## fjord
Design decode, start of the top module:
module decode(
	clk		,
	rst_n		,
	data_in	,
	data_out	
	);
	input clk;
	input rst_n;
	input [1:0] data_in;	 
	output reg data_out;
	wire [1:0] dis_00,dis_01,dis_10,dis_11;
	wire [31:0] add_1,add_2,add_3,add_4,add_5,add_6,add_7,add_8;
	reg [9:0]	path_s0,path_s1,path_s2,path_s3;   
	reg [31:0]	dis_s0,dis_s1,dis_s2,dis_s3;
	reg [19:0]count_clear;
	assign dis_00=data_in[1]+data_in[0];
	assign dis_01=data_in[1]+(data_in[0]^1'b1);
	assign dis_10=(data_in[1]^1'b1)+data_in[0];
	assign dis_11=(data_in[1]^1'b1)+(data_in[0]^1'b1);
	always @(posedge clk or negedge rst_n)
		if (rst_n==1'b0)
			count_clear<=20'b0;
		else if (count_clear>=20'd50000)
			count_clear<=20'b0;
		else
			count_clear<=count_clear+1'b1;
	assign add_1=dis_00+dis_s0;  
	assign add_2=dis_11+dis_s2;
	always @(posedge clk or negedge rst_n)
	begin
		if (rst_n==1'b0) 
			begin
				path_s0=10'b0;
				dis_s0=32'b0;
			end
		else if (count_clear==20'd50000)
			begin
				path_s0=10'b0;
				dis_s0=32'b0;
			end
		else if (add_1<=add_2)
			begin
				path_s0<={path_s0[8:0],1'b0};
				dis_s0<=add_1;
			end
		else 
			begin
				path_s0<={path_s2[8:0],1'b0};
				dis_s0<=add_2;
			end
	end
	assign add_3=dis_11+dis_s0;
	assign add_4=dis_00+dis_s2;
	always @(posedge clk or negedge rst_n)
	begin
		if (rst_n==1'b0) 
			begin
				path_s1=10'b0;
				dis_s1=32'b0;
			end
		else if (count_clear==20'd50000)
			begin
				path_s1=10'b0;
				dis_s1=32'b0;
			end
  ...
Size: about 2300 cells after synthesis, ~5 I/O pins, about 0.019 mm^2 of cells after synthesis.
==> flow/config.mk <==
export PLATFORM = sky130hd
export DESIGN_NAME = decode
export DESIGN_NICKNAME = decode
export VERILOG_FILES = /design/flow/design.v
export SDC_FILE = /design/flow/constraint.sdc
export NUM_CORES = 4
export LEC_CHECK = 0
export CAP_MARGIN = 20
export CORE_MARGIN = 2
export CORE_UTILIZATION = 67
export CTS_CLUSTER_DIAMETER = 353
export CTS_CLUSTER_SIZE = 37
export PLACE_DENSITY = 0.6
export SLEW_MARGIN = 20
==> flow/constraint.sdc <==
create_clock -name core_clock -period 4.87 [get_ports {clk}]
set_input_delay 0.9740 -clock core_clock [delete_from_list [all_inputs] [get_ports {clk}]]
set_output_delay 0.9740 -clock core_clock [all_outputs]
set_load 0.01 [all_outputs]
run.sh (not shown) runs the stock make flow with config.mk's settings and CLKGATE_MAP_FILE=.
Complete run, failing final checks: fjord, reason setup timing.
Changes in tundra relative to fjord:
-- flow/config.mk --
<<< fjord, line 9
export CORE_MARGIN = 2
export CORE_UTILIZATION = 67
export CTS_CLUSTER_DIAMETER = 353
export CTS_CLUSTER_SIZE = 37
export PLACE_DENSITY = 0.6
export SLEW_MARGIN = 20
>>> tundra, line 9
export CORE_MARGIN = 2
export CORE_UTILIZATION = 61
export PLACE_DENSITY = 0.6
export SETUP_SLACK_MARGIN = 1.11
export SLEW_MARGIN = 20
==> flow/constraint.sdc <==
create_clock -name core_clock -period 4.33 [get_ports {clk}]
set_input_delay 0.8660 -clock core_clock [delete_from_list [all_inputs] [get_ports {clk}]]
set_output_delay 0.8660 -clock core_clock [all_outputs]
set_load 0.01 [all_outputs]
### Flow results
Of fjord and tundra, only tundra fails to reach the end of the flow.
Taking fjord as the reference point, the placement row count of tundra rises by 3.
On final RePlAce weighted congestion, the lower figure sits with tundra, not fjord.
As far as area of the synthesized netlist per yosys stat goes, tundra and fjord are indistinguishable; the numbers are identical.
Of fjord and tundra, the run reporting the higher total half-perimeter wirelength after legalization and detailed placement was tundra.
Area after detailed placement (fjord / tundra): 0.934
Initial cell density of the core ends up lower on tundra.
[tundra vs fjord] overall die width: higher in tundra
Comparing fjord against tundra, there is no change at all in synthesized instance count.
Looking at worst-case setup slack after placement, tundra sits 0.38 ns lower than fjord does.
Relative to fjord, post-CTS setup buffer count has gone up in tundra.
Height of the die ends up higher on tundra.
Edits applied to the flow inputs when going from tundra to lagoon:
-- flow/config.mk --
<<< tundra, line 9
export CORE_MARGIN = 2
export CORE_UTILIZATION = 61
export PLACE_DENSITY = 0.6
export SETUP_SLACK_MARGIN = 1.11
export SLEW_MARGIN = 20
>>> lagoon, line 9
export CORE_MARGIN = 2
export CORE_UTILIZATION = 72
export PLACE_DENSITY = 0.6
export SLEW_MARGIN = 20
==> flow/constraint.sdc <==
create_clock -name core_clock -period 4.37 [get_ports {clk}]
set_input_delay 0.8740 -clock core_clock [delete_from_list [all_inputs] [get_ports {clk}]]
set_output_delay 0.8740 -clock core_clock [all_outputs]
set_load 0.01 [all_outputs]
lagoon | ERROR | clock tree synthesis. lagoon: area of the chip about 15% below tundra. On count of distinct cell types in the synthesized netlist, tundra and lagoon are basically level. Between lagoon and tundra, it is lagoon whose count of standard-cell rows is lower, by about 8%. Synthesized area per cell: lagoon vs tundra identical. Between tundra and lagoon, the difference in synthesized cell count is negligible.
#### Input delta (garnet over lagoon)
-- flow/config.mk --
<<< lagoon, line 9
export CORE_MARGIN = 2
export CORE_UTILIZATION = 72
export PLACE_DENSITY = 0.6
>>> garnet, line 9
export CORE_MARGIN = 2
export CORE_UTILIZATION = 66
export PLACE_DENSITY = 0.6
==> flow/constraint.sdc <==
create_clock -name core_clock -period 4.84 [get_ports {clk}]
set_input_delay 0.9680 -clock core_clock [delete_from_list [all_inputs] [get_ports {clk}]]
set_output_delay 0.9680 -clock core_clock [all_outputs]
set_load 0.01 [all_outputs]
To summarise garnet: no stage aborted, but the layout did not pass its checks, failing on setup timing.
Delta (garnet minus lagoon): area fraction in and, or, nand and nor cells after synthesis did not really move, estimated wirelength of the detail-placed design shows a reduction of 1.9 mm, horizontal die size went up, core outline area shows an increase of about 8%.
--- input diff garnet..juniper ---
-- flow/config.mk --
<<< garnet, line 9
export CORE_MARGIN = 2
export CORE_UTILIZATION = 66
export PLACE_DENSITY = 0.6
>>> juniper, line 9
export CORE_MARGIN = 2
export CORE_UTILIZATION = 68
export PLACE_DENSITY = 0.6
==> flow/constraint.sdc <==
create_clock -name core_clock -period 8.18 [get_ports {clk}]
set_input_delay 1.6360 -clock core_clock [delete_from_list [all_inputs] [get_ports {clk}]]
set_output_delay 1.6360 -clock core_clock [all_outputs]
set_load 0.01 [all_outputs]
### Flow results
Among garnet and juniper, a clean, completed layout was produced by juniper alone. The critical path startpoint comes out dis_s0[2]$_DFF_PN0_ in one run and data_in[0] in the other, namely in garnet and juniper respectively. garnet ended up with more cell instances than juniper did. Summary of juniper over garnet: total wire length after detailed routing now smaller; number of clock buffer instances in the layout shows an increase of 3; transition time at the pin with the least slew margin decreased by 0.18 ns relative to the old numbers. The final area of juniper was superior to that of garnet. Taking garnet as 1.0, juniper lands at 0.073 on non-clock buffer count. NOTE: layout-stage area growth over the synthesis result in juniper falls short of that of garnet. The count of standard-cell rows reported for juniper is smaller than that of garnet by 1.6%.

The RTL this note starts from:
==> flow/design.v <==
module decode(
	clk		,
	rst_n		,
	data_in	,
	data_out	
	);
	input clk;
	input rst_n;
	input [1:0] data_in;	 
	output reg data_out;
	wire [1:0] dis_00,dis_01,dis_10,dis_11;
	wire [31:0] add_1,add_2,add_3,add_4,add_5,add_6,add_7,add_8;
	reg [9:0]	path_s0,path_s1,path_s2,path_s3;   
	reg [31:0]	dis_s0,dis_s1,dis_s2,dis_s3;
	reg [19:0]count_clear;
	assign dis_00=data_in[1]+data_in[0];
	assign dis_01=data_in[1]+(data_in[0]^1'b1);
	assign dis_10=(data_in[1]^1'b1)+data_in[0];
	assign dis_11=(data_in[1]^1'b1)+(data_in[0]^1'b1);
	always @(posedge clk or negedge rst_n)
		if (rst_n==1'b0)
			count_clear<=20'b0;
		else if (count_clear>=20'd50000)
			count_clear<=20'b0;
		else
			count_clear<=count_clear+1'b1;
	assign add_1=dis_00+dis_s0;  
	assign add_2=dis_11+dis_s2;
	always @(posedge clk or negedge rst_n)
	begin
		if (rst_n==1'b0) 
			begin
				path_s0=10'b0;
				dis_s0=32'b0;
			end
		else if (count_clear==20'd50000)
			begin
				path_s0=10'b0;
				dis_s0=32'b0;
			end
		else if (add_1<=add_2)
			begin
				path_s0<={path_s0[8:0],1'b0};
				dis_s0<=add_1;
			end
		else 
			begin
				path_s0<={path_s2[8:0],1'b0};
				dis_s0<=add_2;
			end
	end
	assign add_3=dis_11+dis_s0;
	assign add_4=dis_00+dis_s2;
	always @(posedge clk or negedge rst_n)
	begin
		if (rst_n==1'b0) 
			begin
				path_s1=10'b0;
				dis_s1=32'b0;
			end
		else if (count_clear==20'd50000)
			begin
				path_s1=10'b0;
				dis_s1=32'b0;
			end
		else if (add_3<=add_4)
			begin
				path_s1<={path_s0[8:0],1'b1};
				dis_s1<=add_3;
			end
		else 
			begin
				path_s1<={path_s2[8:0],1'b1};
				dis_s1<=add_4;
			end
	end
	assign add_5=dis_01+dis_s1;
	assign add_6=dis_10+dis_s3;
	always @(posedge clk or negedge rst_n)
	begin
		if (rst_n==1'b0)
			begin
				path_s2=10'b0;
				dis_s2=32'b0;
			end
		else if (count_clear==20'd50000)
			begin
				path_s2=10'b0;
				dis_s2=32'b0;
			end
		else if (add_5<=add_6)
			begin
				path_s2<={path_s1[8:0],1'b0};
				dis_s2<=add_5;
			end
		else 
			begin
				path_s2<={path_s3[8:0],1'b0};
				dis_s2<=add_6;
			end
	end
	assign add_7=dis_10+dis_s1;
	assign add_8=dis_01+dis_s3;
	always @(posedge clk or negedge rst_n)
	begin
		if (rst_n==1'b0)
			begin
				path_s3=10'b0;
				dis_s3=32'b0;
			end
		else if (count_clear==20'd50000)
			begin
				path_s3=10'b0;
				dis_s3=32'b0;
			end
		else if (add_7<add_8)
			begin
				path_s3<={path_s1[8:0],1'b1};
				dis_s3<=add_7;
			end
		else 
			begin
				path_s3<={path_s3[8:0],1'b1};
				dis_s3<=add_8;
			end
	end
	always @(*)
	begin
		if ((dis_s0<=dis_s1)&&(dis_s0<=dis_s2)&&(dis_s0<=dis_s3))
			data_out<=path_s0[9];
		else if ((dis_s1<=dis_s0)&&(dis_s1<=dis_s2)&&(dis_s1<=dis_s3))
			data_out<=path_s1[9];
		else if ((dis_s2<=dis_s0)&&(dis_s2<=dis_s1)&&(dis_s2<=dis_s3))
			data_out<=path_s2[9];
		else  data_out<=path_s3[9];
	end
endmodule
export LEC_CHECK = 0
export CAP_MARGIN = 20
export CORE_MARGIN = 2
export CORE_UTILIZATION = 71
export CTS_CLUSTER_DIAMETER = 380
export PLACE_DENSITY = 0.64
export SLEW_MARGIN = 20
create_clock -name core_clock -period 4.84 [get_ports {clk}]
The first run stopped in global routing (5_1_grt), error GRT-0232.
Then changed:
- ABC_AREA: not set -> 1
- CORE_UTILIZATION: 71 -> 70
- CTS_CLUSTER_DIAMETER: 380 -> 216
- PLACE_DENSITY: 0.64 -> not set
- TNS_END_PERCENT: not set -> 5
- clock period: 4.84 -> 2.15 ns (I/O delays scaled with it)
Effect: The changed run did not get past clock tree synthesis (4_1_cts). Synthesized area rises by 8.1%. Synthesized cell count rises by 33%. Die area rises by 9.4%.
Then changed:
- ABC_AREA: 1 -> not set
- CORE_UTILIZATION: 70 -> 40
- CTS_CLUSTER_DIAMETER: 216 -> not set
- PLACE_DENSITY: not set -> 0.6
- TNS_END_PERCENT: 5 -> not set
- clock period: 2.15 -> 5.89 ns (I/O delays scaled with it)
Effect: Now the flow ran to the end with no violations; die size came out higher by 60%; synthesized area falls by 7.5%; synthesized cell count goes down by 25%.
Then changed:
- clock period: 5.89 -> 6.0 ns (I/O delays scaled with it)
What happened: Routed wire length is lower by 1.3%; non-clock buffer count is lower by 27; die area is unchanged.
Then changed:
- CORE_UTILIZATION: 40 -> 59
- CTS_CLUSTER_DIAMETER: not set -> 397
- CTS_CLUSTER_SIZE: not set -> 98
The new run ran to the end with no violations.
Non-clock buffer count falls by 52.
Worst setup slack is worse by 0.039 ns.
Final area falls by 3.0%.
Then changed:
- CELL_PAD_IN_SITES_GLOBAL_PLACEMENT: not set -> 3
- CORE_UTILIZATION: 59 -> 40
- CTS_CLUSTER_DIAMETER: 397 -> 339
What happened:
- The changed run passed the timing, DRC and antenna checks
- final area rises by 2.0%
- die area rises by 46%
- worst hold slack improved by 0.0094 ns

Starts from the design.v that is shown in full above.
export LEC_CHECK = 0
export ABC_AREA = 1
export CAP_MARGIN = 35
export CORE_MARGIN = 5
export CORE_UTILIZATION = 60
export CTS_CLUSTER_DIAMETER = 320
export CTS_CLUSTER_SIZE = 20
export MAX_ROUTING_LAYER = met4
export MIN_ROUTING_LAYER = met2
export PLACE_DENSITY_LB_ADDON = 0.03
export SLEW_MARGIN = 15
export TNS_END_PERCENT = 65
create_clock -name core_clock -period 6.69 [get_ports {clk}]
The starting point did not get past 5_1_grt.
Rerun with:
Settings changed: ABC_AREA 1 to not set, CAP_MARGIN 35 to 20, CORE_MARGIN 5 to 2, CORE_UTILIZATION 60 to 67, CTS_CLUSTER_DIAMETER 320 to not set, CTS_CLUSTER_SIZE 20 to not set, MAX_ROUTING_LAYER met4 to not set, MIN_ROUTING_LAYER met2 to not set, PLACE_DENSITY set to 0.6, PLACE_DENSITY_LB_ADDON 0.03 to not set, SLEW_MARGIN 15 to 20, TNS_END_PERCENT 65 to not set.
Clock period 6.69 ns to 5.06 ns, I/O delays scaled along.
Effect:
- With this change the flow produced a layout that fails on negative setup slack
- die area shrinks by 22%
- synthesized cell count shrinks by 25%
- synthesized area shrinks by 7.5%
Rerun with:
Settings changed: CORE_UTILIZATION 67 to 65, CTS_CLUSTER_SIZE set to 50, HOLD_SLACK_MARGIN set to 0.29, SETUP_SLACK_MARGIN set to 1.11.
Clock period 5.06 ns to 4.33 ns, I/O delays scaled along.
Now the flow failed in 5_1_grt, error GRT-0116.
Die area grows by 3.0%.
Synthesized cell count stays the same.
Area after synthesis stays the same.
Rerun with:
Settings changed: CORE_UTILIZATION 65 to 30, CTS_CLUSTER_DIAMETER set to 272, CTS_CLUSTER_SIZE 50 to 98, HOLD_SLACK_MARGIN 0.29 to not set, SETUP_SLACK_MARGIN 1.11 to not set.
Clock period 4.33 ns to 6.0 ns, I/O delays scaled along.
=>
- This time the run finished with timing, DRC and antenna clean
- synthesized cell count stays the same
- area after synthesis is unchanged
- die size rises by 110%

## run A
// decode: RTL as listed in full above, without the edits since
Settings: LEC_CHECK=0, ABC_AREA=0, CAP_MARGIN=35, CELL_PAD_IN_SITES_DETAIL_PLACEMENT=1, CELL_PAD_IN_SITES_GLOBAL_PLACEMENT=2, CORE_ASPECT_RATIO=0.54, CORE_MARGIN=7, CORE_UTILIZATION=60, CTS_CLUSTER_DIAMETER=320, CTS_CLUSTER_SIZE=22, GPL_ROUTABILITY_DRIVEN=1, HOLD_SLACK_MARGIN=-0.01, MAX_ROUTING_LAYER=met4, MIN_ROUTING_LAYER=met1, PLACE_DENSITY_LB_ADDON=0.03, SETUP_SLACK_MARGIN=0.89, SLEW_MARGIN=40, TNS_END_PERCENT=70; clock period 6.69 ns.
Run A never completed; the flow aborted with a tool error in 3_1_place_gp_skip_io.
diff inputs: run A => run B
- MIN_ROUTING_LAYER removed (was met1)
- CORE_UTILIZATION changed from 60 to 40
- TNS_END_PERCENT removed (was 70)
- GPL_ROUTABILITY_DRIVEN removed (was 1)
- CELL_PAD_IN_SITES_DETAIL_PLACEMENT removed (was 1)
- MAX_ROUTING_LAYER removed (was met4)
- CORE_ASPECT_RATIO removed (was 0.54)
- SETUP_SLACK_MARGIN removed (was 0.89)
- HOLD_SLACK_MARGIN changed from -0.01 to 0.18
- CELL_PAD_IN_SITES_GLOBAL_PLACEMENT changed from 2 to 3
- SLEW_MARGIN changed from 40 to 15
- ABC_AREA removed (was 0)
- CTS_CLUSTER_DIAMETER changed from 320 to 195
- CTS_CLUSTER_SIZE changed from 22 to 28
- PLACE_DENSITY_LB_ADDON removed (was 0.03)
- the clock period (ns, I/O delays scaled along) changed from 6.69 to 6.0
## What came out
Run B has completed all stages; timing, DRC and antenna checks passed.
Sort run A and run B by die extent in y, ascending, and run A comes first.
From run A to run B the numbers moved as follows: xor/xnor cell area share of the yosys netlist did not really move; area enclosed by the die boundary increased by 17000 µm² relative to the old numbers.
Input changes introduced in run C (baseline for comparison: run B):
- swapping 35 for 20 in CAP_MARGIN
- putting PLACE_DENSITY at 0.67 where nothing was set
- swapping 0.18 for -0.08 in HOLD_SLACK_MARGIN
- clearing CTS_CLUSTER_SIZE, which used to be 28
- swapping 7 for 2 in CORE_MARGIN
- putting ABC_AREA at 0 where nothing was set
- swapping 15 for 20 in SLEW_MARGIN
- swapping 195 for 28 in CTS_CLUSTER_DIAMETER
- clearing CELL_PAD_IN_SITES_GLOBAL_PLACEMENT, which used to be 3
- putting SETUP_SLACK_MARGIN at 1.66 where nothing was set
- swapping 40 for 72 in CORE_UTILIZATION
Notes after the runs:
- The flow ended early for run C: it failed with a tool error in 5_1_grt.
- Final weighted congestion of routability-driven global placement (run C vs. run B) increases by more than 10%
- Higher pre-placement core utilization goes to run C over run B.
- Compared with run B, run C shows post-cts gate resize count higher by 413.
- In the reports for run B and run C, the smaller detailed placement HPWL belongs to run C.
- ~same count of buffers inserted at the top-level ports in run B and run C
- From run B to run C the numbers moved as follows: die area went down about 50%; placed standard-cell area decreased 550 µm².
- Comparing run C against run B, there is no change at all in unique cell type count in the Yosys netlist.
What run D does differently from run C at the input level:
- CORE_ASPECT_RATIO now 0.87, previously not set
- CORE_MARGIN now 7, was 2
- CTS_CLUSTER_DIAMETER now 397, was 28
- PLACE_DENSITY now 0.39, was 0.67
- ABC_AREA no longer set, was 0
- HOLD_SLACK_MARGIN no longer set, was -0.08
- CTS_CLUSTER_SIZE now 98, previously not set
- SLEW_MARGIN now 40, was 20
- SETUP_SLACK_MARGIN now -0.12, was 1.66
- TNS_END_PERCENT now 25, previously not set
- CORE_UTILIZATION now 61, was 72
--- outcome ---
The flow ended early for run C: it failed with a tool error in 5_1_grt. Run D was carried through to the last stage, and its layout satisfied the timing, DRC and antenna checks. Compared to run C, run D has number of buffers added for setup after CTS 67 lower. Re synthesized cell count: no difference whatsoever between run C and run D. In the reports for run D and run C, the larger area of the core belongs to run D. Run D vs. run C: die size grew by 8700 µm², overall die height rose about 7%, die extent in x went up. As far as post-synthesis share of cell area spent on full adders, half adders and majority gates goes, run C and run D are indistinguishable; the numbers are identical.
